Design pixel_generation, start of the top module:
module pixel_generation(
    input clk,                               
    input reset,                             
    input video_on,                          
    input [9:0] x, y,    
    input KEY_UP, KEY_DOWN, KEY_LEFT, KEY_RIGHT,
    output reg [11:0] rgb                    
    );
clock: 5.72 ns
lec_check: 0
cap_margin: 20
core_margin: 2
core_utilization: 72
cts_cluster_diameter: 247
cts_cluster_size: 29
max_routing_layer: met4
min_routing_layer: met1
place_density_lb_addon: 0.26
setup_slack_margin: 1.06
slew_margin: 20
tns_end_percent: 70
run.sh (not shown) runs the stock make flow with config.mk's settings and CLKGATE_MAP_FILE=.
The starting point stopped in global routing.
Change:
CORE_UTILIZATION = 68   (was 72)
CTS_CLUSTER_SIZE = not set   (was 29)
PLACE_DENSITY_LB_ADDON = not set   (was 0.26)
SETUP_SLACK_MARGIN = -0.34   (was 1.06)
clock period = 4.94 ns   (was 5.72 ns; I/O delays follow)
=> This time the run completed, yet does not pass: capacitance limit, slew limit, setup timing. Area after synthesis stays the same. Die size grows by 5.7%. Synthesized cell count stays the same.
Change:
CORE_UTILIZATION = 72   (was 68)
CTS_CLUSTER_SIZE = 29   (was not set)
PLACE_DENSITY_LB_ADDON = 0.26   (was not set)
SETUP_SLACK_MARGIN = -0.04   (was -0.34)
clock period = 4.84 ns   (was 4.94 ns; I/O delays follow)
What happened: The new run did not get past global routing (GRT-0116). Area after synthesis stays the same. Die size shrinks by 5.4%. Synthesized cell count does not change.
Change:
CORE_UTILIZATION = 66   (was 72)
CTS_CLUSTER_DIAMETER = not set   (was 247)
CTS_CLUSTER_SIZE = not set   (was 29)
MAX_ROUTING_LAYER = not set   (was met4)
MIN_ROUTING_LAYER = not set   (was met1)
PLACE_DENSITY_LB_ADDON = not set   (was 0.26)
SETUP_SLACK_MARGIN = not set   (was -0.04)
TNS_END_PERCENT = not set   (was 70)
clock period = 8.18 ns   (was 4.84 ns; I/O delays follow)
With this change the flow passed the timing, DRC and antenna checks; die size rises by a little under a tenth; area after synthesis is unchanged; synthesized cell count is unchanged.
Change:
CORE_UTILIZATION = 21   (was 66)
CTS_CLUSTER_DIAMETER = 177   (was not set)
CTS_CLUSTER_SIZE = 99   (was not set)
clock period = 10.0 ns   (was 8.18 ns; I/O delays follow)
After rerunning: The new run finished with timing, DRC and antenna clean. Register-to-register slack gets better by 1700 ps. Routed wire length goes up by 7.8%. Worst setup slack gains 1000 ps. Via count falls by 6.0%.

---

Starting RTL as in the previous note.
Design pixel_generation, start of the top module:
module pixel_generation(
    input clk,                               
    input reset,                             
    input video_on,                          
    input [9:0] x, y,    
    input KEY_UP, KEY_DOWN, KEY_LEFT, KEY_RIGHT,
    output reg [11:0] rgb                    
    );
    reg [1:0] direction;
    reg [1:0] game_state;
    reg [1:0] lives_rem;
    reg game_result;
    reg [1:0] gs;                            
    reg gr;                                  
    parameter X_MAX = 639;                   
    parameter Y_MAX = 479;                   
    parameter SQ_RGB = 12'h00F;              
    parameter BG_RGB = 12'h000;              
    parameter SQUARE_SIZE = 32;              
    parameter SQUARE_VELOCITY_POS = 1;           
    parameter SQUARE_VELOCITY_NEG = 1;
    parameter RECT_RGB = 12'hFFF;
    parameter FLAG_RGB = 12'hF00;
    parameter FLAG_STICK_RGB = 12'hFF0;
    parameter GAME_OVER_RGB = 12'hF0F;
    parameter GAME_START_RGB = 12'h000;
    parameter START_RGB = 12'hFFF;
    parameter WON_RGB = 12'hFFF;
    parameter LOST_RGB = 12'hFFF;
    parameter LIVES_RGB = 12'hF0F;
    wire refresh_tick;
    assign refresh_tick = ((y == 481) && (x == 0)) ? 1 : 0;
    wire [9:0] sq_x_l, sq_x_r;               
    wire [9:0] sq_y_t, sq_y_b;               
    reg [9:0] sq_x_reg, sq_y_reg;            
    wire [9:0] sq_x_next, sq_y_next;         
    reg [9:0] x_delta_reg, y_delta_reg;      
    reg [9:0] x_delta_next, y_delta_next;    
    always @(posedge clk or posedge reset)
        if(reset) begin
            sq_x_reg <= 0;
            sq_y_reg <= 430;
            x_delta_reg <= SQUARE_VELOCITY_POS;
            y_delta_reg <= SQUARE_VELOCITY_POS;
            direction <= 2'b00;
            game_state <= 2'b00;
            lives_rem <= 2'b11;
            game_result <= 1'b0;
        end
        else begin
            gs = game_state;
            gr = game_result;
            if (gs == 2'b00 && KEY_UP) gs = 2'b01;
            if (gs == 2'b10 && KEY_UP) begin
                gs = 2'b00;
                lives_rem  <= 2'b11;
            end
            if (gs == 2'b01) begin
  ...
make LEC_CHECK=0 CAP_MARGIN=20 CORE_MARGIN=2 CORE_UTILIZATION=67 CTS_CLUSTER_DIAMETER=175 CTS_CLUSTER_SIZE=100 SLEW_MARGIN=20 finish   # period 10.0 ns
Next try:
CORE_UTILIZATION = 29   (was 67)
CTS_CLUSTER_DIAMETER = default   (was 175)
CTS_CLUSTER_SIZE = default   (was 100)
clock period = 14.6 ns   (was 10.0 ns; I/O delays follow)
The changed run completed with no timing, DRC or antenna violations.
First-iteration DRC count came out lower by 37%.
Area after synthesis does not change.
Non-clock buffer count came out higher by 5.
Critical path depth came out higher by 1.
Wire length came out higher by 9.7%.
Global-route usage came out lower by 27 points.
Next try:
CORE_UTILIZATION = 66   (was 29)
MAX_ROUTING_LAYER = met4   (was default)
clock period = 9.58 ns   (was 14.6 ns; I/O delays follow)
Result:
- area after synthesis does not change
- routed wire length went down by 11%
- setup slack degrades by 2900 ps
- final area went down by 2.7%
- non-clock buffer count is unchanged
- cell count went down by 13%
Next try:
CORE_UTILIZATION = 40   (was 66)
MAX_ROUTING_LAYER = default   (was met4)
clock period = 10.0 ns   (was 9.58 ns; I/O delays follow)
The new run completed without violations.
Cell area rises by 1.4%.
Cell count came out higher by 8.3%.
Area after synthesis is unchanged.
Sequential cell count does not change.
Next try:
ABC_AREA = 1   (was default)
CORE_UTILIZATION = 44   (was 40)
CTS_CLUSTER_DIAMETER = 177   (was default)
CTS_CLUSTER_SIZE = 30   (was default)
Worst hold slack is worse by 40 ps.
Utilization rises by 4.4 points.
Next try:
ABC_AREA = default   (was 1)
CORE_UTILIZATION = 58   (was 44)
CTS_CLUSTER_DIAMETER = default   (was 177)
CTS_CLUSTER_SIZE = default   (was 30)
clock period = 8.23 ns   (was 10.0 ns; I/O delays follow)
After rerunning:
- core utilization rose by 15 points
- die area goes down by about a fifth
- wire length is about the same
- area after synthesis increases slightly
- via count climbs slightly
- critical path depth came out lower by 6
- worst setup slack degrades by 1300 ps
- global-route usage rises by 8.9 points

---

== the previous run ==
Starting RTL as in the previous note.
export LEC_CHECK = 0
export ABC_AREA = 1
export CAP_MARGIN = 15
export CORE_MARGIN = 7
export CORE_UTILIZATION = 72
export CTS_CLUSTER_DIAMETER = 398
export CTS_CLUSTER_SIZE = 72
export MAX_ROUTING_LAYER = met4
export MIN_ROUTING_LAYER = met1
export SETUP_SLACK_MARGIN = -0.14
export SLEW_MARGIN = 0
export TNS_END_PERCENT = 70
create_clock -name core_clock -period 4.38 [get_ports {clk}]
Status: the previous run FAILED at global routing (tool error)
Relative to the previous run, the following input files were edited for the current run:
- changing CTS_CLUSTER_DIAMETER from 398 to 247
- changing SETUP_SLACK_MARGIN from -0.14 to 1.52
- changing CORE_UTILIZATION from 72 to 63
- removing ABC_AREA (formerly 1)
- changing SLEW_MARGIN from 0 to 20
- changing CAP_MARGIN from 15 to 20
- removing CTS_CLUSTER_SIZE (formerly 72)
- changing the clock period (ns, I/O delays scaled along) from 4.38 to 6.62
Results
- The current run: done, clean on timing, DRC and antenna
- The current run vs the previous run on pre-CTS setup slack: the current run is the higher one.
- Against the previous run, the current run reports a synthesized cell count that is lower.
- The die of the current run is larger than the one used in the previous run.

---

Setup of exp/ember:
pixel_generation again, from the RTL that the note above started with.
clock: 6.02 ns
lec_check: 0
cap_margin: 20
core_margin: 2
core_utilization: 72
cts_cluster_size: 32
hold_slack_margin: 0.29
place_density_lb_addon: 0.0
setup_slack_margin: 0.87
slew_margin: 20
Seen in the log of exp/ember: GRT-0232 during global routing, after which the run never completed.
> inputs changed (exp/ember -> exp/xenon)
- CORE_UTILIZATION now 40, was 72
- HOLD_SLACK_MARGIN no longer set, was 0.29
- CTS_CLUSTER_SIZE no longer set, was 32
- PLACE_DENSITY_LB_ADDON no longer set, was 0.0
- SETUP_SLACK_MARGIN now 2.45, was 0.87
- the clock period (ns, I/O delays scaled along) now 8.71, was 6.02
## What came out
- Relative to exp/ember, the number of buffers inserted by post-CTS setup repair measured on exp/xenon has decreased by more than a quarter.
- The final layout from exp/xenon, which completed every stage, passed the timing, DRC and antenna checks at the end of the flow.
- Min standard cell core area across exp/xenon and exp/ember: exp/ember
- Number of buffers created by CTS: exp/ember vs exp/xenon identical
- From exp/ember to exp/xenon the numbers moved as follows: placed standard-cell area lower; pre-CTS setup slack higher; cell count in the Yosys report roughly the same.
- Die size sits higher in exp/xenon than in exp/ember.
- Relative to exp/ember, the final weighted congestion in routability-driven placement of exp/xenon is lower by about 14%.
- Between exp/xenon and exp/ember, it is exp/xenon whose pre-placement core utilization is lower, by 33 points.
### exp/xenon -> exp/willow
- CTS_CLUSTER_SIZE now 21, previously not set
- SETUP_SLACK_MARGIN no longer set, was 2.45
- CORE_UTILIZATION now 68, was 40
- the clock period (ns, I/O delays scaled along) now 4.89, was 8.71
--- outcome ---
Completing all stages was not enough for exp/willow: its layout failed the final checks because of negative setup slack.
Number of core rows went down by more than 10% going from exp/xenon to exp/willow.
exp/willow ended up with a lower worst setup slack than exp/xenon did.
NOTE wire length of the first global-routing pass exp/xenon->exp/willow decreased slightly
Diff exp/willow and exp/xenon: number of buffers outside the clock class in the layout lower in exp/xenon
For exp/cedar, these inputs were changed with respect to exp/willow:
- CORE_UTILIZATION changed from 68 to 60
- CTS_CLUSTER_SIZE removed (was 21)
- the clock period (ns, I/O delays scaled along) changed from 4.89 to 5.0
### Flow results
- Every stage of exp/cedar finished as expected; the final checks, on the other hand, flagged negative setup slack, which means the layout fails.
- exp/willow reports its slowest cell on the critical path as or4_4 while exp/cedar reports or4_1.
- Going from exp/willow to exp/cedar, actual transition at the worst max-transition pin moved up; via count has decreased; number of antenna violations at the first check in global routing went down 1.
